### design/flow/run.sh
#!/bin/bash
# the make line also repeats each setting of config.mk as NAME=value (left out here)
make -C /OpenROAD-flow-scripts/flow DESIGN_CONFIG=/design/flow/config.mk WORK_HOME=/design/flow/orfs CLKGATE_MAP_FILE= finish
### design/flow/config.mk
export PLATFORM = sky130hd
export DESIGN_NAME = cnn_layer1
export DESIGN_NICKNAME = cnn_layer1
export VERILOG_FILES = /design/flow/design.v
export SDC_FILE = /design/flow/constraint.sdc
export NUM_CORES = 4
export LEC_CHECK = 0
export CAP_MARGIN = 20
export CORE_MARGIN = 2
export CORE_UTILIZATION = 40
export HOLD_SLACK_MARGIN = 0.09
export SETUP_SLACK_MARGIN = 2.35
export SLEW_MARGIN = 20
export TNS_END_PERCENT = 5
### design/flow/constraint.sdc
create_clock -name core_clock -period 8.0 [get_ports {clk}]
set_input_delay 1.6000 -clock core_clock [delete_from_list [all_inputs] [get_ports {clk}]]
set_output_delay 1.6000 -clock core_clock [all_outputs]
set_load 0.01 [all_outputs]
### design/flow/design.v
`timescale 1ns / 1ps
module mac(
    input [15:0] in,
    input [15:0] w,
    input [15:0] b,
    output [15:0] out
    );
wire [15:0] d;
assign d = w * in;
assign out = d + b;
endmodule
`timescale 1ns / 1ps
module mux(
    input [15:0] A,
    input [15:0] B,
    input reset,
    input sel,
    output reg [15:0] out
    );
    always @(*) begin
        if(reset)
            out =0;
        else begin
            if(sel)
                out=A;
            else
                out=B;
        end
    end
endmodule
`timescale 1ns / 1ps
module register(
    input clk,
    input reset,
    input [15:0] in,
    output [15:0] out
    );
reg [15:0] data;
assign out[15:0] = data[15:0];
always @(posedge clk) begin
	if (reset) begin
		data[15:0] <= 16'b0000000000000000;
	end
	else begin
		data[15:0] <= in[15:0];
	end
end
endmodule
`timescale 1ns / 1ps
module shift_reg #(
    parameter pool=0,
    parameter M=28,
    parameter P=2,
    parameter K=3
)
(
  input clk,
  input reset,
  input [15:0] data_in,
  output [15:0] data_out
);
localparam D = (pool)?M-P+1:M-K;
reg [D-1:0] hr_0; reg [D-1:0] hr_1; reg [D-1:0] hr_2; reg [D-1:0] hr_3;
reg [D-1:0] hr_4; reg [D-1:0] hr_5; reg [D-1:0] hr_6; reg [D-1:0] hr_7;
reg [D-1:0] hr_8; reg [D-1:0] hr_9; reg [D-1:0] hr_10; reg [D-1:0] hr_11;
reg [D-1:0] hr_12; reg [D-1:0] hr_13; reg [D-1:0] hr_14; reg [D-1:0] hr_15;
always @ (posedge clk) begin
    if(reset) begin
        hr_0 [D-1:0] <= 0;
        hr_1 [D-1:0] <= 0;
        hr_2 [D-1:0] <= 0;
        hr_3 [D-1:0] <= 0;
        hr_4 [D-1:0] <= 0;
        hr_5 [D-1:0] <= 0;
        hr_6 [D-1:0] <= 0;
        hr_7 [D-1:0] <= 0;
        hr_8 [D-1:0] <= 0;
        hr_9 [D-1:0] <= 0;
        hr_10 [D-1:0] <=0;
        hr_11 [D-1:0] <= 0;
        hr_12 [D-1:0] <= 0;
        hr_13 [D-1:0] <= 0;
        hr_14 [D-1:0] <= 0;
        hr_15 [D-1:0] <= 0;
    end
    else begin
        hr_0 [D-1:0] <= {hr_0[D-2:0], data_in[0]};
        hr_1 [D-1:0] <= {hr_1[D-2:0], data_in[1]};
        hr_2 [D-1:0] <= {hr_2[D-2:0], data_in[2]};
        hr_3 [D-1:0] <= {hr_3[D-2:0], data_in[3]};
        hr_4 [D-1:0] <= {hr_4[D-2:0], data_in[4]};
        hr_5 [D-1:0] <= {hr_5[D-2:0], data_in[5]};
        hr_6 [D-1:0] <= {hr_6[D-2:0], data_in[6]};
        hr_7 [D-1:0] <= {hr_7[D-2:0], data_in[7]};
        hr_8 [D-1:0] <= {hr_8[D-2:0], data_in[8]};
        hr_9 [D-1:0] <= {hr_9[D-2:0], data_in[9]};
        hr_10 [D-1:0] <= {hr_10[D-2:0], data_in[10]};
        hr_11 [D-1:0] <= {hr_11[D-2:0], data_in[11]};
        hr_12 [D-1:0] <= {hr_12[D-2:0], data_in[12]};
        hr_13 [D-1:0] <= {hr_13[D-2:0], data_in[13]};
        hr_14 [D-1:0] <= {hr_14[D-2:0], data_in[14]};
        hr_15 [D-1:0] <= {hr_15[D-2:0], data_in[15]};
    end
end
assign data_out[0] = hr_0[D-1]; assign data_out[1] = hr_1[D-1];
assign data_out[2] = hr_2[D-1]; assign data_out[3] = hr_3[D-1];
assign data_out[4] = hr_4[D-1]; assign data_out[5] = hr_5[D-1];
assign data_out[6] = hr_6[D-1]; assign data_out[7] = hr_7[D-1];
assign data_out[8] = hr_8[D-1]; assign data_out[9] = hr_9[D-1];
assign data_out[10] = hr_10[D-1]; assign data_out[11] = hr_11[D-1];
assign data_out[12] = hr_12[D-1]; assign data_out[13] = hr_13[D-1];
assign data_out[14] = hr_14[D-1]; assign data_out[15] = hr_15[D-1];
endmodule
`timescale 1ns / 1ps
module max_data(
    input [15:0] A,
    input [15:0] B,
    output reg [15:0] Y
    );
    always @(*) begin
        if(A>B)
            Y = A;
        else
            Y = B;
    end
endmodule
`timescale 1ns / 1ps
module conv_final #(
	parameter N=28,
	parameter M=28,
	parameter K=3,
	parameter P=2,
	parameter P_stride=2,
	parameter K_stride=2,
	parameter pool=0
) (
    	input clk,
    	input reset,
    	input [15:0] pxl_in,
		input i_data_valid,
		input [(K*K*16)-1:0]i_kernel_data,
   		output [15:0] pxl_out,
		output reg o_data_valid
    );
	wire [15:0] reg_00,reg_01,reg_02,sr_0;
	wire[15:0] reg_10, reg_11,reg_12,sr_1;
	wire[15:0] reg_20, reg_21,reg_22;
	wire [15:0] wire_00; wire [15:0] wire_01; wire [15:0] wire_02;
	wire [15:0] wire_10; wire [15:0] wire_11; wire [15:0] wire_12;
	wire [15:0] wire_20; wire [15:0] wire_21; wire [15:0] wire_22;
	wire signed [15:0] kernel [(K*K)-1:0];
	genvar i;
	generate
		for(i=0;i<(K*K);i=i+1) begin
			assign kernel[i] = i_kernel_data[16*(i)+:16];
		end
	endgenerate
	wire sel_1,sel_2,sel_3;
	wire [15:0] out_1,out_2,out_3,out_4,out_5,out_6,out_7,out_8,out_9;
	mux M1 (.A(pxl_in),.B(16'd0),.reset(reset),.sel(sel_1),.out(out_1));
	mac mac_00(out_1, kernel[0], 16'd0, wire_00);
	register r_00(clk, reset, wire_00, reg_00); 
	mux M2 (.A(pxl_in),.B(16'd0),.reset(reset),.sel(sel_2),.out(out_2));
	mac mac_01(out_2, kernel[1], reg_00, wire_01); 
	register r_01(clk, reset, wire_01, reg_01); 
	mux M3 (.A(pxl_in),.B(16'd0),.reset(reset),.sel(sel_3),.out(out_3));
	mac mac_02(out_3, kernel[2], reg_01, wire_02); 
	register r_02(clk, reset, wire_02, reg_02); 
	shift_reg #(.pool(0),.M(M),.K(K),.P(P)) row_1(.clk(clk),.reset(reset), .data_in(reg_02), .data_out(sr_0));
	mux M4 (.A(pxl_in),.B(16'd0),.reset(reset),.sel(sel_1),.out(out_4));
	mac mac_10(out_4, kernel[3], sr_0, wire_10); 
	register r_10(clk, reset, wire_10, reg_10); 
	mux M5 (.A(pxl_in),.B(16'd0),.reset(reset),.sel(sel_2),.out(out_5));
	mac mac_11(out_5, kernel[4], reg_10, wire_11); 
	register r_11(clk, reset, wire_11, reg_11); 
	mux M6 (.A(pxl_in),.B(16'd0),.reset(reset),.sel(sel_3),.out(out_6));
	mac mac_12(out_6, kernel[5], reg_11, wire_12); 
	register r_12(clk, reset, wire_12, reg_12); 
	shift_reg #(.pool(0),.M(M),.K(K),.P(P)) row_2(.clk(clk),.reset(reset), .data_in(reg_12), .data_out(sr_1));
	mux M7 (.A(pxl_in),.B(16'd0),.reset(reset),.sel(sel_1),.out(out_7));
	mac mac_20(out_7, kernel[6], sr_1, wire_20); 
	register r_20(clk, reset, wire_20, reg_20); 
	mux M8 (.A(pxl_in),.B(16'd0),.reset(reset),.sel(sel_2),.out(out_8));
	mac mac_21(out_8, kernel[7], reg_20, wire_21); 
	register r_21(clk, reset, wire_21, reg_21); 
	mux M9 (.A(pxl_in),.B(16'd0),.reset(reset),.sel(sel_3),.out(out_9));
	mac mac_22(out_9, kernel[8], reg_21, wire_22); 
	register r_22(clk, reset, wire_22, reg_22); 
	assign pxl_out = reg_22;	
	reg [9:0] counter;
	reg [$clog2(M)-1:0] col;
	reg [$clog2(M*M)-1:0] count_valid;
	always @(posedge clk) begin
		if ((reset == 1) | (!i_data_valid)) begin
			counter <= 0;
			col <= 0;
		end else begin
			counter <= counter + 1;
			if (col == M-1)
				col <= 0;
			else
				col <= col + 1;
		end
	end
	always @(posedge clk) begin
		if(reset) begin
		    count_valid <= 0;
			o_data_valid <= 1'b0;
		end
		else begin
			if(o_data_valid) begin
				count_valid <= count_valid+1;
				if(count_valid == (M*M)-1) begin
				    o_data_valid <= 1'b0;
				    count_valid <= 0;
				end
			end
			else if (i_data_valid && (counter == ((M*(K-1))/2)+((K-1)/2))) begin
				o_data_valid <= 1'b1;
			end
		end
	end
	assign sel_1 = i_data_valid & (col != M-1);
	assign sel_2 = i_data_valid;
	assign sel_3 = i_data_valid & (col != 0);
endmodule
`timescale 1ns / 1ps
module max_pooling #(
    parameter N=28,
	parameter M=28,
	parameter K=3,
	parameter P=2,
	parameter P_stride=2,
	parameter K_stride=2,
	parameter pool=1
    ) (
        input clk,
        input reset,
        input [15:0] pixel_in,
        input i_data_valid,
        output [15:0] o_max_pooled_pixel,
        output o_data_valid
    );
    wire [15:0] wire_1,reg1,sr_out,wire_2,reg2;
    register R1 (.clk(clk),.reset(reset),.in(pixel_in),.out(reg1));
    max_data M1(.A(pixel_in),.B(reg1),.Y(wire_1));
    shift_reg #(.M(M),.K(K),.pool(pool),.P(P)) LD1 (.clk(clk),.reset(reset),.data_in(wire_1),.data_out(sr_out));
    max_data M2(.A(sr_out),.B(pixel_in),.Y(wire_2));
    register R2 (.clk(clk),.reset(reset),.in(wire_2),.out(reg2));
    max_data M3(.A(pixel_in),.B(reg2),.Y(o_max_pooled_pixel));
    reg [$clog2(M)-1:0] col;
    reg row_odd;
    always@(posedge clk) begin
        if(reset | !(i_data_valid)) begin
            col <= 0;
            row_odd <= 1'b0;
        end
        else begin
            if(col == M-1) begin
                col <= 0;
                row_odd <= ~row_odd;
            end
            else begin
                col <= col+1;
            end
        end
    end
    assign o_data_valid = i_data_valid & row_odd & col[0];
endmodule
`timescale 1ns / 1ps
module cnn_layer1 (
    input          clk,
    input          reset,
    input  [15:0]  pxl_in,
    input          i_data_valid,
    input  [143:0] i_kernel_data,
    output [15:0]  conv_out,
    output         conv_valid,
    output [15:0]  pool_out,
    output         pool_valid
);
    conv_final #(
        .N(28), .M(28), .K(3), .P(2), .P_stride(2), .K_stride(1), .pool(0)
    ) C1 (
        .clk(clk),
        .reset(reset),
        .pxl_in(pxl_in),
        .i_data_valid(i_data_valid),
        .i_kernel_data(i_kernel_data),
        .pxl_out(conv_out),
        .o_data_valid(conv_valid)
    );
    max_pooling #(
        .N(28), .M(28), .K(3), .P(2), .P_stride(2), .K_stride(1), .pool(1)
    ) MP1 (
        .clk(clk),
        .reset(reset),
        .pixel_in(conv_out),
        .i_data_valid(conv_valid),
        .o_max_pooled_pixel(pool_out),
        .o_data_valid(pool_valid)
    );
endmodule
==> reports/writeup.txt, run 1 <==
Multiplexer cells account for 0.653% of the synthesized area. Per the post-route antenna check, the number of violating nets is 0. Most used flip-flop cell after synthesis: sky130_fd_sc_hd__dfxtp_1. The synth_stat.txt file lists the number of cells as 8,143. Ranked by instance count, the synthesized netlist is headed by sky130_fd_sc_hd__dfxtp_1, sky130_fd_sc_hd__inv_1, sky130_fd_sc_hd__nor2b_1. The routed layout has 52,053 vias. The signal on the critical path passes through clkdlybuf4s15_1 > and2_4 > nor2b_4 > buf_12 > buf_6 > buf_4 > and2_1 > fa_1 > inv_1 > fa_1 > fa_1 > inv_1 > fa_1 > inv_1 > fa_1 > fa_2 > inv_1 > ha_1 > a21o_1 > a31oi_4 > xnor2_1 > nor2_1. sky130_fd_sc_hd__dfxtp_1 is the most common cell in the netlist.

The run gives 6 for the maximum net fanout on the critical path. In the synthesized netlist, the number of instances is 8,143. The share of the Yosys chip area taken by registers is 36.1%. In the post-synthesis netlist, the biggest area contributors are sky130_fd_sc_hd__dfxtp_1, sky130_fd_sc_hd__fa_1, sky130_fd_sc_hd__nor2b_1. For the clock latency reported for the late side of the worst-skew pair, the log shows 0.80 ns.

The startpoint of the most critical register-to-register path is C1.col[0]$_SDFF_PP0_. The placement summary gives the final routability congestion estimate as 0.907. The initial antenna violation count was 46; the number of global-route vias before repair was 54,116. The power per cell area came out at 219 nW/um^2. Sequential cells consume a total of 0.00767 W. Per the placement log, port buffering inserted 196 buffers.

Of the total power, registers draw 38.1%. For reference, the critical path is launched at pxl_in[7]. For this design, the CTS-stage hold fixing added 0 buffers.

The worst setup path is captured at a register. The analysis attributes to cell leakage a power of 41.7 nW. Clock-pin slew was measured on the worst setup and hold paths at 0.06 ns. The tools report the switching power summed over all nets as 0.00628 W. The clock drives 1,440 sinks. In this run the vertical extent of the chip is 451 um.

For the number of library cell types mapped by synthesis, the log shows 72. Category of the critical setup timing path: in -> reg. The proportion of netlist area held by the largest area contributor was 36.1%. Total global-route track usage over all layers is 20.3%. The routed design has 205 mm of wire.

Per the post-run analysis, buffers plus inverters along the critical path come to 8. In this run, power in combinational logic comes to 0.00558 W. The run gives 0.00691 W for the total clock network power.

Of the total power, the share spent switching nets is 31.2%. IR analysis of the VDD net gives a maximum drop of 214 uV. Per the post-synthesis report, the nets total 9,657. The number of top-level design ports is 197.

The path class of the lowest-slack min-delay path was reg -> reg. Sorting the Yosys area breakdown by cell type puts at the top sky130_fd_sc_hd__dfxtp_1. Of all flip-flops after synthesis, the portion carrying an async set or reset was 0%.

The flop and latch count out of synthesis was 1,440; the iteration count of the initial detailed-routing pass was 12. Entering global routing, the biggest net connects 218 pins. The tools report the initial cell density of the core as 40.1%. The path with the worst hold slack has its endpoint at C1.row_2.hr_0[10]$_SDFF_PP0_. Number of endpoints with negative hold slack in the final report: 0.

The tools report the worst hold path startpoint as C1.row_2.hr_0[9]$_SDFF_PP0_. For this run, the slowest stage of the critical path takes 0.56 ns. Once iteration 0 of detailed routing completed, the report listed 3,111 DRC markers. The flow ran to the end and the layout has no timing, DRC or antenna violations.

The critical path launch point type is an input pin. In the routed design, unresolved DRC markers number 0. The first global-routing pass estimated 318 mm of wire. After layout, the setup clock skew is reported as 0.0518 ns. Required arrival time at the worst endpoint: 8.65 ns. Standard cell core area: 199,000 sq um.

The clock network accounts for 34.3% of the total power. OpenSTA lists the critical path endpoint as C1.r_12.data[15]$_SDFF_PP0_. In this run the deepest clock path goes through 3 buffers.

All stages included, the depth of the critical timing path comes to 22. Number of buffers created by CTS: 144. The flow measured a signed area growth from synthesis to layout of 15.3%. The die boundary width is 451 um, and the number of setup violations in the final report is 0.

In the final routed layout, each cell accounts on average for 18.4 um. Setup repair after global routing could not meet its margin everywhere. The worst path in the final design needs a cycle of 6.45 ns, including I/O delays and setup.

The final timing summary puts the cycle share of the worst path at 80.7%. The fraction of the mapped netlist area in simple logic gates is 19.7%. The average cell area after synthesis works out to 9.81 sq um. The worst-case reg-to-reg setup slack stands at 1.82 ns.

In the power breakdown, the internal column shows 0.0139 W. TritonCTS built the clock tree. Yosys mapped a number of flops with a built-in enable equal to 0. The depth of the worst register-to-register path came out at 25. The cell sitting at the root of the clock tree is a sky130_fd_sc_hd__clkbuf_16. The Yosys warning count is 7, and the placed wire-length estimate is 147 mm. Final hold analysis gives a worst-case slack of 0.384 ns. The main logic family after synthesis was adder cells. For the worst reg-to-reg path, the endpoint reported by OpenROAD is C1.r_10.data[15]$_SDFF_PP0_. The highest achievable clock rate was 0.155 GHz. The arrival time of data at the worst endpoint is listed as 7.11 ns. The run gives 203,000 sq um for the area enclosed by the die boundary. The cell family contributing the most delay on the critical path is adder cells. Looking at the clock tree report, the H-tree level count equals 4.

Of the total power, combinational logic draws 27.7%. Before any placement, the netlist area is recorded as 79,900 sq um. The floorplan has 164 rows. Using the TritonRoute via totals, the vias-per-cell ratio works out to 4.67. The synthesized netlist devotes 4.06% of its cell area to XOR and XNOR gates. The logs give a warning total of 72. For the number of max-capacitance violations reported, the log shows 0.

Looking at the critical path, the single cell with the biggest stage delay is sky130_fd_sc_hd__fa_2. The synthesized-area fraction occupied by adder cells works out to 29.0%. The area of the synthesized netlist per yosys stat is 79,900 sq um. The number of cells traversed by the worst hold path is 1, and the final count of pins violating max slew is 0. Largest power group: sequential cells. The count of nets after finishing was 9,847. With the synthesized-area fraction occupied by ao, oa, aoi and oai cells at 2.03%, the total power draw is 0.0202 W. For the pin with the worst max-slew slack, the measured transition is 1.07 ns.

The sum of overflow across all layers after global routing is 0. Most frequent cell on the critical path: sky130_fd_sc_hd__fa_1. The tools report the worst max-slew margin expressed relative to the limit as 27.5%.
layer usage:
metal  wire length [um]  GRT usage [%]
met1              90000           26.8
met5                 41              0
met3              10800           3.06
met2              94000           32.5
met4              10400           10.2
per-stage QoR:
stage	setup TNS, ns	instance area, sq um	std cells	util, %	setup WS (ns)
floorplan	0	80600	8143	-	1.15
global placement	-0.0530	85700	10774	43.1	-0.0394
detailed placement	-0.0684	85700	10774	43.1	-0.0673
CTS	0	91500	11088	46.0	1.57
global route	0	92100	11127	46.3	1.43
finish	0	92100	11138	46.3	1.55
timing repair:
item / in CTS / in global routing
gates cloned: 6 / 5
endpoints found under the setup margin: 95 / 93
buffers inserted: 44 / 14
pin swaps: 54 / 43
gates resized: 103 / 66
cell type report:
type                    count  area [sq um]
clock buffers             189          3980
well taps                2656          3320
multi-input cells        4931         45100
clock inverters            75           987
flip-flops and latches   1440         28800
inverters                1370          5140
repair buffers            446          4630
diodes                     31          77.6
fillers                 18778        107000
==> run 2, diff against run 1 <==
- ABC_AREA: unset -> 1
- CELL_PAD_IN_SITES_GLOBAL_PLACEMENT: unset -> 0
- CORE_MARGIN: 2 -> 5
- CORE_UTILIZATION: 40 -> 69
- CTS_CLUSTER_DIAMETER: unset -> 229
- GPL_TIMING_DRIVEN: unset -> 0
- HOLD_SLACK_MARGIN: 0.09 -> unset
- MAX_ROUTING_LAYER: unset -> met5
- MIN_ROUTING_LAYER: unset -> met1
- PLACE_DENSITY_LB_ADDON: unset -> 0.22
- SETUP_SLACK_MARGIN: 2.35 -> unset
- TNS_END_PERCENT: 5 -> 90
- clock period: 8.0 -> 12.0 ns (I/O delays scaled with it)
==> run 2 against run 1 <==
Net effect:
- clock power fell by 33%
- combinational power fell by 39%
- die size fell by 38%
- largest cell class unchanged
==> reports/writeup.txt, run 2 <==
By count the netlist is led by sky130_fd_sc_hd__inv_1, sky130_fd_sc_hd__nor2_1, sky130_fd_sc_hd__dfxtp_1. By startpoint and endpoint, the worst setup path is classified as in -> reg. Row generation in the floorplan step produced 126 rows. Counting the warning lines in the Yosys log gives 7. The initial antenna violation count came out at 26. The required time at the worst endpoint is listed as 12.62 ns. The pin slew with the least headroom to its limit was 1.26 ns. Once detailed placement completed, the half-perimeter wirelength came to 168 mm. The critical path in the final layout is reported with a setup slack of 1.19 ns. The leakage component of the power is 42.0 nW. The path class of the lowest-slack min-delay path was reg -> reg.

The number of endpoints with negative hold slack in the final report is 0. The synthesis report gives the async set-or-reset register share as 0%. In this run the critical register-to-register path is captured at C1.r_02.data[15]$_SDFF_PP0_. The run gives 11.42 ns for the arrival time of data at the critical path endpoint. The number of setup violations in the final report is 0. The final count of pins violating max slew came out at 0.

The kind of cell with the highest combined delay along the critical path is adder cells. The tools report the cts-stage hold buffer count as 0. In this run the clock root is driven by a sky130_fd_sc_hd__clkbuf_16. The end point of the worst hold path was C1.row_2.hr_15[7]$_SDFF_PP0_. The run gives 0 as the count of instances resized after the clock tree is built. Ranked by total cell area, the synthesized netlist is headed by sky130_fd_sc_hd__dfxtp_1, sky130_fd_sc_hd__fa_1, sky130_fd_sc_hd__inv_1.

The startpoint of the most critical register-to-register path is C1.col[0]$_SDFF_PP0_. Sum of overflow across all layers after global routing: 0. The detailed-route DRC error count is 0, and the post-route fraction of the period consumed by the critical path is 90.0%. The post-detailed-route wirelength per cell works out to 18.3 um.

The synthesis report names the predominant flop master as sky130_fd_sc_hd__dfxtp_1. The tools report the internal portion of total power as 0.00883 W. The clock drives 1,440 sinks.

The logs give 0.0787 ns for the setup clock skew after layout and 8,310 for the count of filler cells inserted in the layout. The number of library cell types mapped by synthesis was 48. Count of nets after finishing: 11,973.

The die is 354 um wide. The placement report lists the number of port buffers as 159. Detailed-route iteration 0 reported a violation count of 5,452. Maximum net fanout on the critical path: 10.

The area of the multi-input gates was 40,400 sq um; the number of cells traversed by the worst hold path was 2. The timing report gives the worst reg2reg path a setup slack of 3.85 ns. The part of the power in combinational logic was 26.0%; the post-CTS setup-driven buffer insertion count was 0. The worst setup path is launched from an input pin.

The total power draw is 0.0132 W. Before CTS, the worst setup slack after placement is 0.701 ns. The share of the Yosys chip area taken by registers is 35.2%.

The largest power group was sequential cells. The run gives 28.3% for the synthesized-area fraction occupied by adder cells. The cell type that accounts for the most area after synthesis is sky130_fd_sc_hd__dfxtp_1. The count of instantiated cells in the yosys netlist was 10,161; the switching portion of total power was 33.2%. Per the OpenROAD floorplan log, the height of the die is 354 um. For the share of total power in sequential cells, the log shows 38.9%. Subtracting the final worst setup slack from the clock period gives 10.81 ns. Per the CTS log, the maximum H-tree level is 4.

The clock passes through at most 3 buffers. The cell with the biggest individual delay on the critical path was sky130_fd_sc_hd__clkdlybuf4s50_1. The logs give 0 ns for the final sum of negative setup slack and 17 for the pin count of the biggest net entering global routing. Total clock network power: 0.00464 W.

With the proportion of netlist area held by the largest area contributor at 35.2%, the peak supply drop is 156 uV. Number of nets still failing antenna checks after routing: 0. Number of buffers created by CTS: 137. The worst hold path startpoint was C1.row_2.hr_15[6]$_SDFF_PP0_. The destination of the critical timing path was C1.r_02.data[15]$_SDFF_PP0_.

STA classifies the critical path endpoint as a register. At the end of the flow the core is filled with cells to 76.6%. The tools report the number of top-level design ports as 197.

TritonCTS built the clock tree. After floorplanning, the die was sized to cover 126,000 sq um. After synthesis, the largest family of logic cells by area is adder cells. The cell-mix breakdown from Yosys lists the compound-gate area share as 3.35%.

In the synthesized netlist, mux cells make up 0% of the area. The cell area that synthesis handed to floorplanning was 81,800 sq um. The first global-routing pass estimated 350 mm of wire. For the highest achievable clock rate, the log shows 0.0925 GHz. The run gives 35.9% for the total global-route track usage. In the final layout, flip-flops and latches occupy 28,800 sq um. The tools report the hold slack as 0.371 ns. Setup repair after global routing left no endpoint under its margin.

Per the post-run analysis, buffers plus inverters along the critical path come to 7. When the netlist entered floorplanning its net count stood at 11,675. The script computed a power per unit cell area of 146 nW/um^2.

Of the total synthesized cell area, the portion taken by XOR and XNOR cells is 1.58%. For the number of global-route vias before repair, the log shows 65,040. The run gives 10,161 for the gate count after technology mapping.

The run gives 35.1% as the share of total power in the clock network. All stages included, the depth of the critical timing path comes to 27. Per the synth log, the flip-flop and latch total comes to 1,440. The depth of the worst register-to-register path is 28, and the number of max-capacitance violations reported is 0.

The switching power summed over all nets is 0.00439 W, and the fraction of the mapped netlist area in simple logic gates is 16.1%. The first detailed-routing pass ran for 8 iterations. After its last routability iteration, the placer logged a weighted congestion of 1.02. After synthesis, the chip area reported by Yosys is 81,800 sq um. The tools report the clock latency reported for the late side of the worst-skew pair as 0.81 ns.

Per the post-synthesis stats, the area per cell is 8.05 sq um. The post-synth tally of flip-flops with integrated enable is 0, and the via density per instance is 5.18. Clock transition time at the flip-flop clock pins of the worst setup and hold paths: 0.06 ns. Across all stage logs, warnings added up to 29. The flow ran to the end and the layout has no timing, DRC or antenna violations. With the worst max-slew margin expressed relative to the limit at 16.3%, the synthesis-to-finish area growth is 10.4%. Counting stages on the worst path, the most repeated cell is sky130_fd_sc_hd__fa_1.

The standard cell core area is 118,000 sq um, and the initial cell density of the core is 69.4%. Power in combinational cells: 0.00343 W. The power report lists the sequential group at 0.00515 W. The run gives 62,751 for the count of vias placed by the detailed router. The most common cell in the synthesized netlist is sky130_fd_sc_hd__inv_1. The biggest cell delay along the critical path is 1.00 ns. The start point of the critical path was i_data_valid. For the final wirelength, the log shows 222 mm.
[run 2: metal layers]
metal | vias up | global-route usage (%) | part of all wire, %
met2 | 2629 | 57.8 | 45
met1 | 30081 | 46.2 | 39
met3 | 685 | 8.01 | 9.4
met5 | - | 0 | 0.061
li1 | 29338 | - | -
met4 | 18 | 17.5 | 5.7
[run 2: cell type report]
cell class                      instances  share of cell area [%]
Multi-Input combinational cell       5373                    44.7
Tap cell                             1536                    2.13
Clock buffer                          178                    4.23
Timing Repair Buffer                  159                    1.76
Buffer                                323                    1.40
Clock inverter                         69                    1.28
Inverter                             3025                    12.6
Antenna cell                           14                  0.0388
Sequential cell                      1440                    31.9
[run 2: through the flow]
step / instances / instance area, sq um
after detailed placement: 11856 / 85400
after global placement: 11856 / 85300
after floorplan: 10161 / 81800
after global routing: 12107 / 90300
final: 12117 / 90400
after CTS: 12103 / 90300
==> run 3, diff against run 2 <==
- ABC_AREA: 1 -> unset
- CELL_PAD_IN_SITES_GLOBAL_PLACEMENT: 0 -> unset
- CORE_MARGIN: 5 -> 2
- CORE_UTILIZATION: 69 -> 72
- CTS_CLUSTER_DIAMETER: 229 -> unset
- CTS_CLUSTER_SIZE: unset -> 14
- GPL_TIMING_DRIVEN: 0 -> unset
- MAX_ROUTING_LAYER: met5 -> unset
- MIN_ROUTING_LAYER: met1 -> unset
- PLACE_DENSITY_LB_ADDON: 0.22 -> unset
- TNS_END_PERCENT: 90 -> unset
- clock period: 12.0 -> 5.95 ns (I/O delays scaled with it)
==> run 3 against run 2 <==
Net effect:
- the flow now stops in global routing (5_1_grt)
- synthesized area is 2.4% lower
- synthesized cell count is 20% lower
- die size is 9.5% lower
==> reports/writeup.txt, run 3 <==
According to the Yosys statistics, the synthesized design has a chip area of 79,900 sq um. By area the synthesized netlist is led by sky130_fd_sc_hd__dfxtp_1, sky130_fd_sc_hd__fa_1, sky130_fd_sc_hd__nor2b_1. In this run the vertical extent of the chip is 337 um. Summed over all routing layers, the global router reports a total usage of 65.9%.

Looking at the clock tree report, the root buffer type is sky130_fd_sc_hd__clkbuf_16. In this run the count of I/O pins placed on the die edge is 197. For this run, the register share of the synthesized area comes to 36.1%.

The cell-mix breakdown from Yosys lists the compound-gate area share as 2.03%. The warning tally printed by Yosys for this design is 7. The run gives 72.4% as the initial cell density of the core. For the sum of overflow across all layers after global routing, the log shows 14.

The cell count after synthesis came out at 8,143. The synthesized netlist contains 72 unique library cells. The detailed placer reported the number of placed instances as 10,131. For the worst-case clock buffer depth, the log shows 3. The synthesis report gives the async set-or-reset register share as 0%. The horizontal die dimension reported for this design is 337 um. The H-tree was split into 4 levels. The setup slack at placement came out at -1.65 ns.

In this run, synthesis inferred 0 flip-flops with an integrated enable. Measured against the total synthesized area, the mux share comes to 0.653%. The logs give 0.999 for the global placer's final weighted congestion and 161 mm for the placed wire-length estimate. The library cell with the highest instance count after synthesis was sky130_fd_sc_hd__dfxtp_1. The first error in the log reads "[ERROR GRT-0232] Routing congestion too high. Check the congestion heatmap in the GUI". For this run, the leading register cell type out of synthesis is sky130_fd_sc_hd__dfxtp_1. The number of nets at floorplan is 9,657, and the count of instantiated cells in the yosys netlist is 8,143. Per the synth log, the flip-flop and latch total comes to 1,440. The run gives 89,200 sq um as the cell area reported after detailed placement. Cell type with the highest aggregate area in the netlist: sky130_fd_sc_hd__dfxtp_1. The report puts the hold buffer count at CTS at 0. The clock net in this run drives a total of 1,440 sinks.

Per the OpenROAD floorplan log, the area of the die is 114,000 sq um. Per the OpenROAD floorplan log, the area of the core is 110,000 sq um. The flow did not finish. The synthesized-area fraction occupied by adder cells is 29.0%, and the tally of buffers added on design ports is 196.

The cell-mix breakdown from Yosys lists the simple-gate area share as 19.7%. The run gives 79,900 sq um for the combined area of all synthesized cells. Cell row count: 122. After synthesis, the largest family of logic cells by area is adder cells. The cell-mix breakdown from Yosys lists the XOR/XNOR area share as 4.06%.

A synthesized cell averages 9.81 sq um. Counting instances in the post-synthesis netlist gives the leading cell types as sky130_fd_sc_hd__dfxtp_1, sky130_fd_sc_hd__inv_1, sky130_fd_sc_hd__nor2b_1. Per the TritonCTS log, the buffer count is 133. The run gives 36.1% for the proportion of netlist area held by the largest area contributor. The stage where the flow stopped is global routing (5_1_grt).
## run 3: per-layer routing
| metal | GRT usage [%] | GRT overflow |
|---|---|---|
| met5 | 27.5 | 0 |
| met4 | 61.4 | 6 |
| met3 | 45.1 | 2 |
| met2 | 85.7 | 6 |
| met1 | 67.8 | 0 |
## run 3: repair_timing
| item | in CTS |
|---|---|
| setup buffers | 53 |
| pin swaps | 102 |
| setup endpoints to repair | 67 |
| cloned | 3 |
| gates resized | 189 |
## run 3: per-stage QoR
step	TNS, ns	hold WS, ns	utilization, %
floorplan	-10.31	0.414	-
global placement	-72.91	0.415	80.8
detailed placement	-89.04	0.420	80.8
CTS	-2.88	0.422	85.7
==> run 4, diff against run 3 <==
- CORE_UTILIZATION: 72 -> 46
- CTS_CLUSTER_SIZE: 14 -> unset
- GPL_ROUTABILITY_DRIVEN: unset -> 0
- clock period: 5.95 -> 8.0 ns (I/O delays scaled with it)
==> run 4 against run 3 <==
Net effect:
- the run now finishes clean
- die size rose by 56%
- synthesized area is the same
- synthesized cell count is the same
==> reports/writeup.txt, run 4 <==
The synthesized-area fraction occupied by ao, oa, aoi and oai cells was 2.03%. The library cell with the highest instance count after synthesis was sky130_fd_sc_hd__dfxtp_1. Yosys reports that the most numerous cell types are sky130_fd_sc_hd__dfxtp_1, sky130_fd_sc_hd__inv_1, sky130_fd_sc_hd__nor2b_1. Detailed placement ended at an HPWL of 146 mm. Signal nets in the final route climb as high as met5.

Of the total power, registers draw 37.7%. The wire length of the first global-routing pass is 312 mm, and the proportion of register bits with asynchronous set or reset after synthesis is 0%. The last timing report of the flow puts the setup violation total at 0.

The total placed cells including tap cells was 10,470; the Yosys warning count was 7. CTS placed an instance of sky130_fd_sc_hd__clkbuf_16 at the clock tree root. The total number of warnings across the stage logs was 40; the count of filler cells inserted in the layout was 15,581. Internal power comes to 0.0141 W. The die boundary width is 421 um, and the fraction of the mapped netlist area in simple logic gates is 19.7%. The standard cell core area came out at 172,000 sq um. The pin slew with the least headroom to its limit was 1.14 ns. After routing, the total negative slack on setup checks comes to 0 ns. The script extracted a total leakage power of 41.4 nW. In the final design database the tool counted 9,824 nets. The clock transition time at the flip-flop clock pins of the worst setup and hold paths works out to 0.06 ns. In this run, power in the clock network comes to 0.00715 W. The worst pin sits at a relative slew slack of 23.8%. In the hold report, the worst path ends at C1.row_1.hr_15[11]$_SDFF_PP0_. Switching power as a fraction of the total was reported as 30.9%. The final timing report lists a max-slew violation count of 0. The clock reaches the later pin of the worst-skew pair after 0.79 ns. The synthesis-to-finish area growth is 13.3%, and the power per cell area is 225 nW/um^2. For this run, the register share of the synthesized area comes to 36.1%. The flow reports power dissipated in sequential cells as 0.00768 W.

Global routing consumed, over all layers together, 22.9% of the routing resources. The synthesized netlist occupies a cell area of 79,900 sq um. The post-route report lists met1 wire length as 83.6 mm. Per the detail_route report, vias per standard cell equal 4.81. The cell that appears most often on the critical path is sky130_fd_sc_hd__fa_1.

The run gives 46.4% for the initial cell density of the core. For the initial antenna violation count, the log shows 35. The cell type with the highest aggregate area in the netlist is sky130_fd_sc_hd__dfxtp_1.

For the non-filler instance count after layout, the log shows 10,744. Grouping non-sequential cells by family puts the most area in adder cells. The critical path endpoint has a required time of 8.61 ns. The run gives 12.5 mm for the routed length on met3. From bottom edge to top edge, the die measures 421 um. The smallest clock period supported by the final layout is computed as 7.38 ns. Across the run, the number of max-cap violations was 0. The total met2 wirelength after detailed routing is 92.1 mm, and the highest achievable clock rate is 0.136 GHz. The worst-case clock buffer depth is 3, and the number of cells traversed by the worst hold path is 1.

Tracing the worst setup path back leads to its startpoint at i_data_valid. In this run, the clock network consumes 35.1% of the power. The sum of buffers and inverters on the critical path is 6. Number of nets at floorplan: 9,657. The critical path is of the in -> reg type. Entering global routing, the biggest net connects 256 pins.

The CTS H-tree depth was 4; the synthesized-area fraction occupied by adder cells was 29.0%. Per the detail_route report, DRC violations left total 0. The power report attributes to the combinational group a share of 27.3%.

Among all stages on the critical path, the largest delay is contributed by sky130_fd_sc_hd__clkdlybuf4s50_1. The first TritonRoute pass finished after 6 iterations. For this block, the initial DRC count from the detailed router was 3,496. IR analysis of the VDD net gives a maximum drop of 192 uV. The routed design shows a wire length per standard cell of 18.4 um. The run gives 1.21 ns for the worst setup slack for register-to-register paths. Startpoint of the most critical register-to-register path: C1.col[0]$_SDFF_PP0_. The run gives 0.653% for the multiplexer share of the synthesized area.

Synthesis produced 8,143 cells. With the average cell area after synthesis at 9.81 sq um, the fraction of the core area covered by cells at the end of the flow is 52.6%. Cell family with the largest share of critical-path delay: adder cells. In the post-synthesis netlist, the biggest area contributors are sky130_fd_sc_hd__dfxtp_1, sky130_fd_sc_hd__fa_1, sky130_fd_sc_hd__nor2b_1. According to the CTS report, the clock sink count is 1,440. The report shows a maximum critical-path fanout of 19. Across all hold checks on the routed design, the worst slack comes to 0.421 ns. The count of instances resized after the clock tree is built was 0; the total number of cells along the worst setup path was 25. STA classifies the critical path endpoint as a register.

Across the whole layout, storage elements account for 28,800 sq um. The tools report the area enclosed by the die boundary as 177,000 sq um. The multi-input combinational cells in the finished layout cover a total of 44,300 sq um.

Setup repair after global routing left no endpoint under its margin. Per the hold report, the tightest min-delay path originates at C1.row_1.hr_15[10]$_SDFF_PP0_. The share of synthesized area in the top cell type comes to 36.1%. The tally of buffers added on design ports is 196. The endpoint identified for the worst register-to-register timing path is C1.r_20.data[15]$_SDFF_PP0_. The run gives 8,143 as the count of instantiated cells in the yosys netlist. The run finished with no timing, DRC or antenna violations. Per the OpenROAD power report, switching power amounts to 0.00630 W.

For this run, the slowest stage of the critical path takes 0.65 ns. The post-route fraction of the period consumed by the critical path works out to 92.2%. The number of global-route vias before repair came out at 54,497. The worst hold path belongs to the class reg -> reg. The depth of the worst register-to-register path works out to 23. The largest power group was sequential cells.

Summed over all combinational cells, the power is 0.00556 W. For this run, the chip area from Yosys synthesis comes to 79,900 sq um. At the worst endpoint, the arrival time is 7.99 ns. The run gives 1,440 for the flop and latch count out of synthesis. Counting the buffers created by CTS gives 147.

For the number of library cell types mapped by synthesis, the log shows 72. The worst setup path is launched from an input pin. The final timing report lists a hold violation count of 0.

Per the GRT congestion report, total overflow comes to 0. The final wirelength is 198 mm, and the number of top-level design ports is 197. Among all flip-flop cells after synthesis, the most frequent one is sky130_fd_sc_hd__dfxtp_1. Summing over every cut layer, the via total after detailed routing is 51,702. The post-synth tally of flip-flops with integrated enable was 0. After layout, the setup clock skew is reported as 0.0675 ns. Summing the areas of all xor and xnor instances in the mapped netlist gives 4.06% of the synthesized area.

The cell row count was 152; the post-CTS setup-driven buffer insertion count was 0. For the cts-stage hold buffer count, the log shows 0. TritonCTS built the clock tree. The number of nets still failing antenna checks after routing came out at 0. OpenSTA lists the critical path endpoint as C1.r_22.data[15]$_SDFF_PP0_.
==> run 4: layer usage <==
metal / GRT usage (%) / vias up
li1: - / 24493
met1: 29.4 / 25198
met2: 37.5 / 1511
met3: 4.29 / 490
met4: 10.4 / 10
met5: 0 / -
==> run 4: layout make-up <==
type | count | area share (%)
antenna | 12 | 0.0332
timing repair buffer | 420 | 4.52
clock inverter | 60 | 1.11
inverter | 1370 | 5.68
multi-input combinational | 4931 | 49.0
clock buffer | 201 | 4.63
tap | 2310 | 3.19
sequential | 1440 | 31.8
==> run 4: stage by stage <==
stage	area [sq um]	setup slack (ns)	total power (W)
2_1_floorplan	79900	0.545	0.0113
3_3_place_gp	85300	-0.0393	0.0133
3_5_place_dp	85300	-0.0869	0.0133
4_1_cts	90500	0.682	0.0206
5_1_grt	90500	0.289	0.0215
6_report	90500	0.625	0.0204
==> run 5, diff against run 4 <==
- CORE_MARGIN: 2 -> 9
- CTS_CLUSTER_SIZE: unset -> 23
- GPL_TIMING_DRIVEN: unset -> 1
- HOLD_SLACK_MARGIN: unset -> 0.26
- SETUP_SLACK_MARGIN: unset -> 1.19
==> run 5 against run 4 <==
Net effect:
- cell area fell by 0.49%
- critical path depth down 7
- core utilization fell by 0.26 points
- sequential power about the same
- sequential cell count did not move
- final cell count is 0.42% lower
- highest routed layer unchanged
- first-iteration DRC count decreased by 4.7%
- combinational power fell by 4.9%
==> reports/writeup.txt, run 5 <==
The switching portion of total power works out to 30.6%. For the sequential group, total power comes out at 0.00766 W. After technology mapping, the gate count stands at 8,143. The flow ran to the end and the layout has no timing, DRC or antenna violations. The cell type with the highest aggregate area in the netlist was sky130_fd_sc_hd__dfxtp_1.

The script extracted a net switching power of 0.00609 W. Across the whole layout, storage elements account for 28,800 sq um. Nets still carrying antenna violations after routing amount to 0.

After synthesis, the largest area contributor takes up 36.1% of total cell area. In this run the cell area of the synthesized design comes to 79,900 sq um. With the number of global-route vias before repair at 53,024, the clock latency reported for the late side of the worst-skew pair is 0.79 ns. Sum of overflow across all layers after global routing: 0.

Sorting the synthesized cells by area gives the leading types as sky130_fd_sc_hd__dfxtp_1, sky130_fd_sc_hd__fa_1, sky130_fd_sc_hd__nor2b_1. STA shows the worst min-delay path finishing at C1.row_2.hr_14[23]$_SDFF_PP0_. The tools report the startpoint of the most critical register-to-register path as C1.col[0]$_SDFF_PP0_.

Looking at the power breakdown, sequential logic takes 38.5% of the total. The stat command in Yosys gives a chip area of 79,900 sq um. Looking at the power breakdown, combinational cells take 26.5% of the total. Most frequent cell on the critical path: sky130_fd_sc_hd__fa_1. The number of warnings reported in the stage logs is 45. TritonCTS built the clock tree.

The run gives 0.0138 W for the internal portion of total power. The arrival time of data at the critical path endpoint came out at 7.40 ns. The synthesized netlist devotes 2.03% of its cell area to compound gates. The sum of buffers and inverters on the critical path came out at 5.

In this run, synthesis produced a sequential element count of 1,440. The tally of buffers added on design ports is 196. The number of different library cells used by synthesis comes to 72. The synthesized netlist was found by Yosys to have 8,143 cells. With the CTS H-tree depth at 4, the power per cell area is 221 nW/um^2. The commonest cells after synthesis are sky130_fd_sc_hd__dfxtp_1, sky130_fd_sc_hd__inv_1, sky130_fd_sc_hd__nor2b_1.

In this run the count of I/O pins placed on the die edge is 197. With the worst setup slack for register-to-register paths at 1.48 ns, the total clock network power is 0.00697 W. The run gives 152 as the cell row count. For this run, design rule violations remaining after detail routing come to 0.

The run gives 230 as the pin count of the biggest net entering global routing. The run gives 43 for the initial antenna violation count. Most used flip-flop cell after synthesis: sky130_fd_sc_hd__dfxtp_1.

From the final report, the count of setup violators was given as 0. Multiplexer cells account for 0.653% of the synthesized area. The clock network burns 35.0% of the power.

After the last flow step, the layout net total stands at 9,759. The run gives 9.81 sq um for the average cell area after synthesis. The transition time recorded at the tightest slew-check pin is 1.05 ns.

The number of endpoints with negative hold slack in the final report is 0. Wire length of the first global-routing pass: 302 mm. The run gives 172,000 sq um for the standard cell core area. The timing report attributes the biggest portion of critical-path delay to adder cells.

CTS placed an instance of sky130_fd_sc_hd__clkbuf_16 at the clock tree root. The initial cell density of the core is 46.4%, and the worst max-slew margin expressed relative to the limit is 29.8%. At the end of the flow the core is filled with cells to 52.3%. After routing, the total negative slack on setup checks comes to 0 ns. Measured along the x axis, the die boundary spans 435 um. The logs give 51,381 for the count of vias placed by the detailed router and 0.00529 W for the power in combinational cells. Critical path capture point type: a register. The launch point of the worst min-delay path is recorded as C1.row_2.hr_14[22]$_SDFF_PP0_. The tools report the iteration count of the initial detailed-routing pass as 6. The worst setup path is launched from an input pin. Per Yosys stat, the portion of area used by sequential elements is 36.1%. The number of cells traversed by the worst hold path came out at 1. Looking at the group totals, the largest power group turns out to be sequential cells.

For this run, the total global-route usage over all layers was measured as 20.2%. For the worst setup path, the data required time is 8.72 ns. The synthesis report gives the async set-or-reset register share as 0%. The initial DRC count was 3,332.

The power report puts the leakage power at 41.0 nW. CTS added clock buffers totalling 149. Grouping non-sequential cells by family puts the most area in adder cells. Path class of the lowest-slack min-delay path: reg -> reg. According to the dpl log, the detail-placed design has an HPWL of 139 mm.

The synthesis stats list as the most numerous cell sky130_fd_sc_hd__dfxtp_1. The script logs the ratio of routed vias to standard cells as 4.80. The maximum net fanout on the critical path was 7.

Setup repair after global routing could not meet its margin everywhere. After layout, the minimum clock period comes to 6.68 ns. The tool flagged a number of max-cap violations equal to 0.

Capture instance of the worst register-to-register path: C1.r_10.data[15]$_SDFF_PP0_. The run gives 7 for the Yosys warning count. The category of the critical setup timing path is in -> reg.

The setup clock skew after layout is 0.0485 ns. The run gives 18 for the total number of cells along the worst setup path. The timing report shows that the slowest cell on the worst path is sky130_fd_sc_hd__clkdlybuf4s50_1. For reference, the critical path is launched at pxl_in[12].

With the post-synthesis xor/xnor area fraction at 4.06%, the cts-stage hold buffer count is 0. The worst register-to-register path depth is 22. The longest incremental delay of any stage on the critical path is reported as 1.00 ns. In the finished design, the share of the clock period the worst path needs comes to 83.5%. CTS saw 1,440 sinks. Destination of the critical timing path: C1.r_10.data[15]$_SDFF_PP0_.

For this sky-water flow run, the detailed-routed wirelength per cell is reported as 17.9 um. VDD sags by at most 226 uV. Fraction of the mapped netlist area in simple logic gates: 19.7%.

The floorplan step defined a die boundary enclosing 189,000 sq um. The run gives 0.07 ns for the clock transition time at the flip-flop clock pins of the worst setup and hold paths. Wires add up to 191 mm. From bottom edge to top edge, the die measures 435 um. The highest achievable clock rate is 0.150 GHz, and the area of the multi-input gates is 44,700 sq um.

The post-synth tally of flip-flops with integrated enable is 0, and the number of nets at floorplan is 9,657. The final layout report lists a filler cell count of 15,597. The report lists the cells along the critical path as clkdlybuf4s50_1 > and2_1 > buf_12 > nand2_1 > fa_1 > fa_1 > fa_1 > inv_1 > fa_1 > inv_1 > fa_1 > fa_1 > inv_1 > ha_1 > and4_1 > a211oi_2 > xnor3_1 > nor2_1. The final non-filler cell area is 90,100 sq um, and the worst-case clock buffer depth is 3. The synthesis-to-finish area growth was 12.8%. The cell area reported after detailed placement is 84,900 sq um, and the final count of pins violating max slew is 0. The cell-mix breakdown from Yosys lists the adder-cell area share as 29.0%.
run 5: layout make-up:
| cell class | count | area share, % |
|---|---|---|
| multi-input combinational | 4931 | 49.6 |
| timing repair buffer | 353 | 3.80 |
| antenna | 26 | 0.0722 |
| clock inverter | 51 | 0.763 |
| sequential | 1440 | 32.0 |
| clock buffer | 218 | 4.86 |
| inverter | 1370 | 5.71 |
| tap | 2310 | 3.21 |
run 5: routing by layer:
layer	vias to the layer above	track usage (%)	routed length, um
li1	24366	-	-
met1	25096	26.8	83700
met2	1485	31.5	86200
met3	426	3.51	11500
met4	8	10.4	9710
met5	-	0	59
run 5: timing repair:
item | in CTS | in global routing
buffers inserted | 0 | 1
pin swaps | 0 | 1
setup endpoints to repair | 19 | 32
gates resized | 3 | 12
cloned | 0 | 1
run 5: per-stage QoR:
stage	setup slack [ns]	hold slack, ns	power [W]	cells
floorplan	1.15	0.414	0.0114	8143
global placement	0.182	0.415	0.0130	10402
detailed placement	0.130	0.420	0.0131	10402
CTS	1.19	0.417	0.0202	10671
global route	1.18	0.435	0.0211	10697
finish	1.32	0.418	0.0199	10699
==> run 6, diff against run 5 <==
- CELL_PAD_IN_SITES_DETAIL_PLACEMENT: unset -> 1
- CORE_MARGIN: 9 -> 2
- CORE_UTILIZATION: 46 -> 33
- CTS_CLUSTER_SIZE: 23 -> unset
- GPL_ROUTABILITY_DRIVEN: 0 -> unset
- GPL_TIMING_DRIVEN: 1 -> unset
- HOLD_SLACK_MARGIN: 0.26 -> unset
- MIN_ROUTING_LAYER: unset -> met2
- PLACE_DENSITY_LB_ADDON: unset -> 0.21
- SETUP_SLACK_MARGIN: 1.19 -> -0.2
- TNS_END_PERCENT: unset -> 15
- clock period: 8.0 -> 12.2 ns (I/O delays scaled with it)
==> run 6 against run 5 <==
Net effect:
- still clean on timing, DRC and antenna
- combinational power is about 30% lower
- critical path depth increased by 8
- clock skew is 0.0088 ns higher
- die size rose by 30%
- sequential cell count is the same
- via count grew 39%
- sequential share of layout area fell by 0.24 points
- critical path type unchanged
- highest routed layer unchanged
==> reports/writeup.txt, run 6 <==
Hold timing on the final database bottoms out at a slack of 0.409 ns. The run gives 0.653% for the multiplexer share of the synthesized area. The initial cell density of the core is 33.2%. Summing all flip-flop and latch instances after layout gives 28,800 sq um.

The combined area of all synthesized cells came out at 79,900 sq um. Leakage component of the power: 40.8 nW. For the part of the power in combinational logic, the log shows 26.5%. In this run, the synthesized area fraction spent on xor and xnor cells is recorded as 4.06%.

The flow reports an fmax of 0.104 GHz. By startpoint and endpoint, the worst setup path is classified as in -> reg. The run gives 13.6% for the synthesis-to-finish area growth. The tools report the initial antenna violation count as 2. The final count of pins violating max slew was 0.

TritonCTS built the clock tree. The startpoint identified for the worst hold timing path is C1.row_1.hr_1[7]$_SDFF_PP0_. Looking at the power breakdown, the clock network takes 37.2% of the total. The run gives 0.59 ns for the biggest cell delay along the critical path. Looking at the reg2reg group, the worst path starts from C1.col[0]$_SDFF_PP0_. The library cell with the highest instance count after synthesis is sky130_fd_sc_hd__dfxtp_1.

The skew report gives the latency at the later pin of the worst-skew pair as 0.85 ns. In this run, synthesis produced a sequential element count of 1,440. The tools report the master cell of the clock root buffer as sky130_fd_sc_hd__clkbuf_16. Per the layout area report, the combinational gate area comes to 44,400 sq um. The flow reported a cell area power density of 153 nW/um^2. For this block, the initial DRC count from the detailed router was 8,421.

The number of buffers and inverters on the critical path is 9. STA classifies the critical path endpoint as a register. Destination of the critical timing path: C1.r_02.data[15]$_SDFF_PP0_. The power report puts the net switching power at 0.00451 W. At the worst endpoint, the required time is 12.87 ns. The count of nets left with antenna violations once routing finished came out at 0. Most used flip-flop cell after synthesis: sky130_fd_sc_hd__dfxtp_1. The flow ran to the end and the layout has no timing, DRC or antenna violations. The CTS report gives the tree buffer count as 161.

The final layout contains 9,698 nets. The final critical path takes up 78.5% of the cycle. The number of global-route vias before repair is 86,526, and the count of vias placed by the detailed router is 71,389. Yosys reported that registers with async set or reset make up 0%. Setup repair after global routing left no endpoint under its margin. The die is 496 um tall.

For the final routed database, the setup TNS stands at 0 ns. According to the floorplan log, the row count is 180. The run gives 6.18 for the via density per instance. After synthesis, the design contains 8,143 cells according to Yosys.

For the count of instances resized after the clock tree is built, the log shows 0. The run gives 79,900 sq um for the area of the synthesized netlist per yosys stat. Per the synthesis report, the dominant area consumer among library cells is sky130_fd_sc_hd__dfxtp_1.

After Yosys synthesis, full adders, half adders and majority gates account for 29.0% of the synthesized area. The run gives 0 as the sum of overflow across all layers after global routing. The tools report the arrival time of data at the critical path endpoint as 10.25 ns. The total number of warnings across the stage logs was 54.

Yosys reports that the most numerous cell types are sky130_fd_sc_hd__dfxtp_1, sky130_fd_sc_hd__inv_1, sky130_fd_sc_hd__nor2b_1. The number of endpoints with negative hold slack in the final report came out at 0. Looking at the post-CTS report, the setup buffer insertion count equals 0. Yosys printed 7 warnings.

The pin slew with the least headroom to its limit was 1.19 ns. Path class of the lowest-slack min-delay path: reg -> reg. The tools report the end point of the worst hold path as C1.row_1.hr_1[8]$_SDFF_PP0_. The final wirelength came out at 241 mm.

The internal power of the cells totals 0.00935 W. The endpoint identified for the worst register-to-register timing path is C1.r_10.data[15]$_SDFF_PP0_. The analysis reports a worst IR drop on VDD of 149 uV. The gate-level netlist out of Yosys references 72 unique cell types. The average instance in the mapped netlist occupies 9.81 sq um. Entering global routing, the biggest net connects 238 pins.

Number of top-level design ports: 197. The cell family with the largest share of critical-path delay is adder cells. The switching portion of total power came out at 32.6%. Clock network power for this build is 0.00515 W.

The critical path runs through a total of 26 cells. STA reports a reg2reg setup slack of 4.39 ns. The largest power group was the clock network.

With the part of the Yosys area used for sequential elements at 36.1%, the synthesized-area fraction occupied by ao, oa, aoi and oai cells is 2.03%. The number of cells traversed by the worst hold path is 1. On the reported timing paths, the clock transition at the registers reads 0.06 ns. The H-tree was split into 4 levels. Placed wire-length estimate: 168 mm. The critical path launch point type is an input pin. Summing the areas of all and, or, nand and nor instances in the mapped netlist gives 19.7% of the synthesized area. The die covers 246,000 sq um. No sink is reached through more buffers than the 3 on the longest clock path. The core region is 241,000 sq um. The script parses the final routing iteration and logs DRC violations as 0.

The first global-routing pass estimated 366 mm of wire. The final timing report lists clock skew as 0.0573 ns. The run gives 8,143 for the gate count after technology mapping. The share of total power in sequential cells was 36.3%; the depth of the worst register-to-register path was 22. For the sequential group, total power comes out at 0.00504 W. Input and output buffers added on the ports amount to 196.

The global placer's final weighted congestion came out at 0.918. For reference, the top logic cell family by area is adder cells. The final timing report derives a shortest allowable period of 9.58 ns. For reference, the critical path is launched at i_data_valid. Per the detail_route report, routed wire per instance is 20.9 um. Yosys attributes the largest share of cell area to sky130_fd_sc_hd__dfxtp_1, sky130_fd_sc_hd__fa_1, sky130_fd_sc_hd__nor2b_1. At floorplan, the net count of the design was reported as 9,657.

Summed over all routing layers, the global router reports a total usage of 29.9%. In this run, power in combinational logic comes to 0.00368 W. The proportion of netlist area held by the largest area contributor works out to 36.1%. The cell with the biggest individual delay on the critical path was sky130_fd_sc_hd__clkdlybuf4s50_1. With the post-synth tally of flip-flops with integrated enable at 0, the number of max-capacitance violations reported is 0. The count of filler cells inserted in the layout is 27,088, and the iteration count of the initial detailed-routing pass is 7.

The tools report the cts-stage hold buffer count as 0. Per the timing report, the biggest fanout along the worst path comes to 46. Measured against its own limit, the worst slew margin works out to 20.6%.

The run gives 496 um for the die boundary width. The number of clock sinks came to 1,440. Most frequent cell on the critical path: sky130_fd_sc_hd__fa_1.

In the final report, the number of endpoints failing setup comes to 0.
run 6: routing by layer:
metal	GRT usage [%]	wire [um]	share of wire, %
met5	11.1	2320	0.96
met4	5.96	17100	7.1
met3	40.4	98600	41
met2	34.8	123000	51
met1	-	0	0
run 6: stage by stage:
stage | util (%) | total power, W | cell area [sq um] | std cells | setup slack [ns]
3_5_place_dp | 35.3 | 0.00869 | 84900 | 11206 | 1.98
3_3_place_gp | 35.3 | 0.00866 | 84900 | 11206 | 2.15
5_1_grt | 37.7 | 0.0147 | 90600 | 11500 | 2.39
2_1_floorplan | - | 0.00744 | 79900 | 8143 | 3.91
4_1_cts | 37.7 | 0.0139 | 90600 | 11499 | 2.85
6_report | 37.7 | 0.0139 | 90800 | 11559 | 2.62
run 6: final cells by class:
class,instances,area share (%)
Antenna cell,60,0.165
Clock buffer,230,5.11
Clock inverter,63,1.16
Inverter,1370,5.67
Multi-Input combinational cell,4931,48.9
Sequential cell,1440,31.8
Tap cell,3185,4.39
Timing Repair Buffer,280,2.86
==> run 7, diff against run 6 <==
- CELL_PAD_IN_SITES_DETAIL_PLACEMENT: 1 -> unset
- CORE_UTILIZATION: 33 -> 72
- CTS_CLUSTER_DIAMETER: unset -> 234
- CTS_CLUSTER_SIZE: unset -> 15
- MIN_ROUTING_LAYER: met2 -> unset
- PLACE_DENSITY_LB_ADDON: 0.21 -> 0.18
- SETUP_SLACK_MARGIN: -0.2 -> 1.54
- TNS_END_PERCENT: 15 -> unset
- clock period: 12.2 -> 5.31 ns (I/O delays scaled with it)
==> run 7 against run 6 <==
Net effect:
- the flow now stops in global routing (5_1_grt)
- die size fell by 54%
- synthesized cell count is the same
- synthesized area stayed put
==> reports/writeup.txt, run 7 <==
The run stopped with a tool error. Per the run summary, the flow got no further than global routing (5_1_grt). In this run the full chip footprint comes out at 114,000 sq um. The worst-case clock buffer depth is 3, and the placed wire-length estimate is 159 mm.

The most used flip-flop cell after synthesis is sky130_fd_sc_hd__dfxtp_1. The area fraction of the largest cell type after synthesis is 36.1%. For reference, the placement row count at floorplan is 122. The placement summary gives the final routability congestion estimate as 1.01. After synthesis the cells add up to 79,900 sq um. Initial cell density of the core: 72.4%. The tools report the master cell of the clock root buffer as sky130_fd_sc_hd__clkbuf_16. The synthesized-area fraction occupied by ao, oa, aoi and oai cells was 2.03%; the multiplexer share of the synthesized area was 0.653%. Counting every sink on the clock net gives 1,440. Yosys shows that the main logic family after synthesis is adder cells.

The run gives 7 for the Yosys warning count. Per the TritonCTS log, the buffer count is 105. The area recorded from the Yosys report for this design is 79,900 sq um. The die boundary width is 337 um. The synthesized design contains 0 enable-type register cells. Per the OpenROAD floorplan log, the area of the core is 110,000 sq um.

The count of buffers added on input and output ports is 196. The synth_stat.txt file lists the number of cells as 8,143. The number of hold buffers added after CTS was 0. In this run the count of I/O pins placed on the die edge is 197.

Per the CTS log, the maximum H-tree level is 3. Per the synthesis report, the dominant area consumer among library cells is sky130_fd_sc_hd__dfxtp_1. Yosys mapped the design onto 72 distinct sky130hd cell types.

Yosys attributes the largest share of cell area to sky130_fd_sc_hd__dfxtp_1, sky130_fd_sc_hd__fa_1, sky130_fd_sc_hd__nor2b_1. For this run, asynchronously set or reset flops after synthesis account for 0%. With the fraction of the mapped netlist area in simple logic gates at 19.7%, the gate count after technology mapping is 8,143.

The average cell area after synthesis came out at 9.81 sq um. Counting tap cells, the placed design contains a total of 10,148 instances. Sequential cells were found to cover 36.1% of the synthesized design area. The post-synthesis xor/xnor area fraction was 4.06%; the number of nets at floorplan was 9,657.

The most common cell in the synthesized netlist is sky130_fd_sc_hd__dfxtp_1. Of the total synthesized cell area, the portion taken by full adders, half adders and majority gates is 29.0%. In this run the vertical extent of the chip is 337 um.

After synthesis, the most frequently instantiated cells are sky130_fd_sc_hd__dfxtp_1, sky130_fd_sc_hd__inv_1, sky130_fd_sc_hd__nor2b_1. The flop and latch count out of synthesis works out to 1,440.
==> run 7: per-stage QoR <==
stage	setup TNS, ns	worst slack [ns]	hold WS [ns]	util (%)	instance area [sq um]
after floorplan	-39.20	-1.00	0.414	-	81700
after global placement	-123.45	-1.88	0.416	81.2	89600
after detailed placement	-135.68	-2.04	0.420	81.2	89600
after CTS	-32.05	-0.859	0.373	84.8	93600
==> run 7: timing repair <==
action                     CTS
buffers inserted            44
setup endpoints to repair  138
gates resized              220
pin swaps                  128
cloned                       3
==> run 8, diff against run 7 <==
- CAP_MARGIN: 20 -> 5
- CTS_CLUSTER_DIAMETER: 234 -> 95
- CTS_CLUSTER_SIZE: 15 -> 14
- PLACE_DENSITY: unset -> 0.66
- PLACE_DENSITY_LB_ADDON: 0.18 -> unset
- SETUP_SLACK_MARGIN: 1.54 -> 1.18
- clock period: 5.31 -> 5.97 ns (I/O delays scaled with it)
==> run 8 against run 7 <==
Net effect:
- now fails the layout checks on negative setup slack
- die size unchanged
- synthesized cell count unchanged
- synthesized area unchanged
==> reports/writeup.txt, run 8 <==
The die is 337 um wide. The share of total power in the clock network was 26.0%. The power per cell area is 287 nW/um^2. The tools report the setup slack at placement as -1.48 ns.

The critical path endpoint has a required time of 6.57 ns. The master cell of the clock root buffer was sky130_fd_sc_hd__clkbuf_16. The run gives 0.0103 W for the total sequential power.

The highest clock rate this design can be run at is 0.159 GHz. Across all register-to-register paths, the minimum setup slack is -0.30 ns. The cell sequence reported for the critical path is buf_12 > nor2b_4 > and2_4 > nor2b_4 > buf_12 > buf_16 > nand2_1 > fa_1 > inv_2 > fa_1 > ha_2 > fa_1 > inv_1 > fa_1 > fa_1 > inv_2 > ha_4 > buf_4 > o21a_1 > o31a_1 > o221ai_4 > a21boi_2 > nor3_2 > nor3b_4. Global routing used 41.4% of the available tracks across all layers. The final layout contains 10,410 nets. The power report lists the clock group at 0.00722 W. The end point of the worst hold path was C1.row_1.hr_8[12]$_SDFF_PP0_.

The placement report lists the number of port buffers as 196. Entering global routing, the biggest net connects 233 pins. Destination of the critical timing path: C1.r_02.data[12]$_SDFF_PP0_. Critical path launch point type: an input pin. The via density per instance is 5.72, and the non-filler instance count after layout is 10,411.

Counting along the longest clock path gives a buffer depth of 3. Startpoint of the most critical register-to-register path: C1.col[0]$_SDFF_PP0_. The tools report the start point of the critical path as reset.

In this run the vertical extent of the chip is 337 um. Fraction of the mapped netlist area in simple logic gates: 19.7%. On the final layout, the worst clock skew is 0.0816 ns. After routing, the total negative slack on setup checks comes to -4.93 ns.

The run gives 1.02 for the global placer's final weighted congestion. For the area enclosed by the die boundary, the log shows 114,000 sq um. Path class of the lowest-slack min-delay path: reg -> reg. The logs give 36.8% for the part of the power in combinational logic and 110,000 sq um for the standard cell core area. The final layout contains routed wiring with a total length of 251 mm. The share of total power in sequential cells came out at 37.2%. Clock latency on the worst-skew pair, taken at its later pin, is 0.79 ns. For the total placed cells including tap cells, the log shows 10,111. Setup repair after global routing could not meet its margin everywhere. Per the synthesis report, the adder-cell share of the synthesized area is 29.0%.

By area the synthesized netlist is led by sky130_fd_sc_hd__dfxtp_1, sky130_fd_sc_hd__fa_1, sky130_fd_sc_hd__nor2b_1. The highest supply drop recorded on VDD is 349 uV. The checks that failed: negative setup slack.

The cell with the biggest individual delay on the critical path is sky130_fd_sc_hd__fa_1. Pin placement for this block handled 197 I/O pins. The final route contains 59,599 vias. From the final report, the count of setup violators was given as 34. For the cts-stage hold buffer count, the log shows 0. Category of the critical setup timing path: in -> reg. The registers of the reported paths see a clock transition of 0.07 ns. The cell row count was 122. Counting every instance in the synthesized netlist gives 8,143. The number of global-route vias before repair is 62,645.

The capture point of the worst register-to-register path is recorded as C1.r_10.data[15]$_SDFF_PP0_. The run gives 0.0182 W for the internal portion of total power. The count of nets left with antenna violations once routing finished came out at 0.

After synthesis, the design contains 8,143 cells according to Yosys. Area of the synthesized netlist per yosys stat: 79,900 sq um. The synthesis report names the predominant flop master as sky130_fd_sc_hd__dfxtp_1. Library cell with the highest instance count after synthesis: sky130_fd_sc_hd__dfxtp_1.

Detailed placement ended at an HPWL of 155 mm. The synthesized netlist occupies a cell area of 79,900 sq um. Across all checked pins, the minimum headroom to the slew limit is 15.5%.

The synthesized netlist devotes 2.03% of its cell area to compound gates. Flop and latch count out of synthesis: 1,440. The clock drives 1,440 sinks. The first global-routing pass estimated 356 mm of wire.

The run gives 105% for the post-route fraction of the period consumed by the critical path. The dominant power group in this design is sequential cells. The run finished, with violations left. Main logic family after synthesis: adder cells.

The worst setup path is captured at a register. The number of max-capacitance violations reported is 0. The critical path contains buffers and inverters numbering 7 combined.

The number of cells traversed by the worst hold path came out at 1. In this design, the critical path's most frequently occurring cell is sky130_fd_sc_hd__fa_1. In this run the power spent charging and discharging nets is 0.00955 W. Summed over all cells, the static leakage comes to 44.2 nW. Once layout is complete, the utilization of the core stands at 87.7%.

The worst hold path startpoint is C1.row_1.hr_8[11]$_SDFF_PP0_. TritonCTS built the clock tree. The initial cell density of the core is 72.4%. The final critical path time including I/O delays and setup works out to 6.28 ns. Once iteration 0 of detailed routing completed, the report listed 6,076 DRC markers.

The multiplexer share of the synthesized area came out at 0.653%. The logs give a warning total of 55. For the pin with the worst max-slew slack, the measured transition is 1.26 ns. The average cell area after synthesis works out to 9.81 sq um. Biggest cell delay along the critical path: 0.53 ns. At the worst endpoint, the arrival time is 6.88 ns. The run gives 36.1% as the part of the Yosys area used for sequential elements. Per STA, the worst path accumulates the most delay in the family adder cells.

STA lists the maximum fanout along the critical path as 12. Summed over its instances, the top area cell type makes up 36.1% of the synthesized netlist area. The logs give 0 for the detailed-route DRC error count and 89,000 sq um for the cell area reported after detailed placement. Counting the buffers created by CTS gives 115. Cell type with the highest aggregate area in the netlist: sky130_fd_sc_hd__dfxtp_1. For the final non-filler cell area, the log shows 96,800 sq um. The power in combinational cells is 0.0102 W. Number of nets at floorplan: 9,657. Sum of overflow across all layers after global routing: 0. The run gives 24.1 um for the post-detailed-route wirelength per cell. In this run, synthesis inferred 0 flip-flops with an integrated enable. Pins over their slew limit in the final report were tallied at 0. The total number of cells along the worst setup path came out at 24.

The first detailed-routing pass ran for 12 iterations. Ranked by instance count, the synthesized netlist is headed by sky130_fd_sc_hd__dfxtp_1, sky130_fd_sc_hd__inv_1, sky130_fd_sc_hd__nor2b_1. Summing the areas of all xor and xnor instances in the mapped netlist gives 4.06% of the synthesized area. With the depth of the worst register-to-register path at 28, the switching portion of total power is 34.4%. The Yosys warning count came out at 7. The initial antenna violation count was 14. The run gives 21.2% for the synthesis-to-finish area growth. With the number of endpoints with negative hold slack in the final report at 0, the proportion of register bits with asynchronous set or reset after synthesis is 0%. The clock tree synthesis step divided the H-tree into 3 levels. Counting distinct cell types in the post-synthesis netlist gives 72.

Setup slack of the critical path after layout: -0.311 ns.
## run 8: routing by layer
metal / track usage, % / share of wire [%] / wire [um] / up-vias
met5: 0 / 0.014 / 35 / -
met4: 21.8 / 7.3 / 18300 / 6
met3: 11.2 / 11 / 27800 / 1227
met2: 66.9 / 46 / 116000 / 3666
met1: 50.9 / 36 / 89400 / 29095
li1: - / - / - / 25605
## run 8: per-stage QoR
stage	power (W)	hold slack (ns)
2_1_floorplan	0.0156	0.414
3_3_place_gp	0.0185	0.415
3_5_place_dp	0.0187	0.420
4_1_cts	0.0263	0.355
5_1_grt	0.0287	0.389
6_report	0.0278	0.384
## run 8: cell type report
class	instances	area [sq um]
antenna	13	32.5
clock inverter	12	278
clock buffer	119	2920
multi-input combinational	4932	47700
tap	1488	1860
inverter	1370	5140
sequential	1440	28800
fill	4999	13600
timing repair buffer	1037	10100
## run 8: timing repair
item                                    in CTS  in global routing
setup buffers                               83                 52
resized                                    365                433
pin swaps                                  246                280
endpoints found under the setup margin     126                117
gates cloned                                14                  7
No activity file was given, so power comes from the tool's default toggle rates.
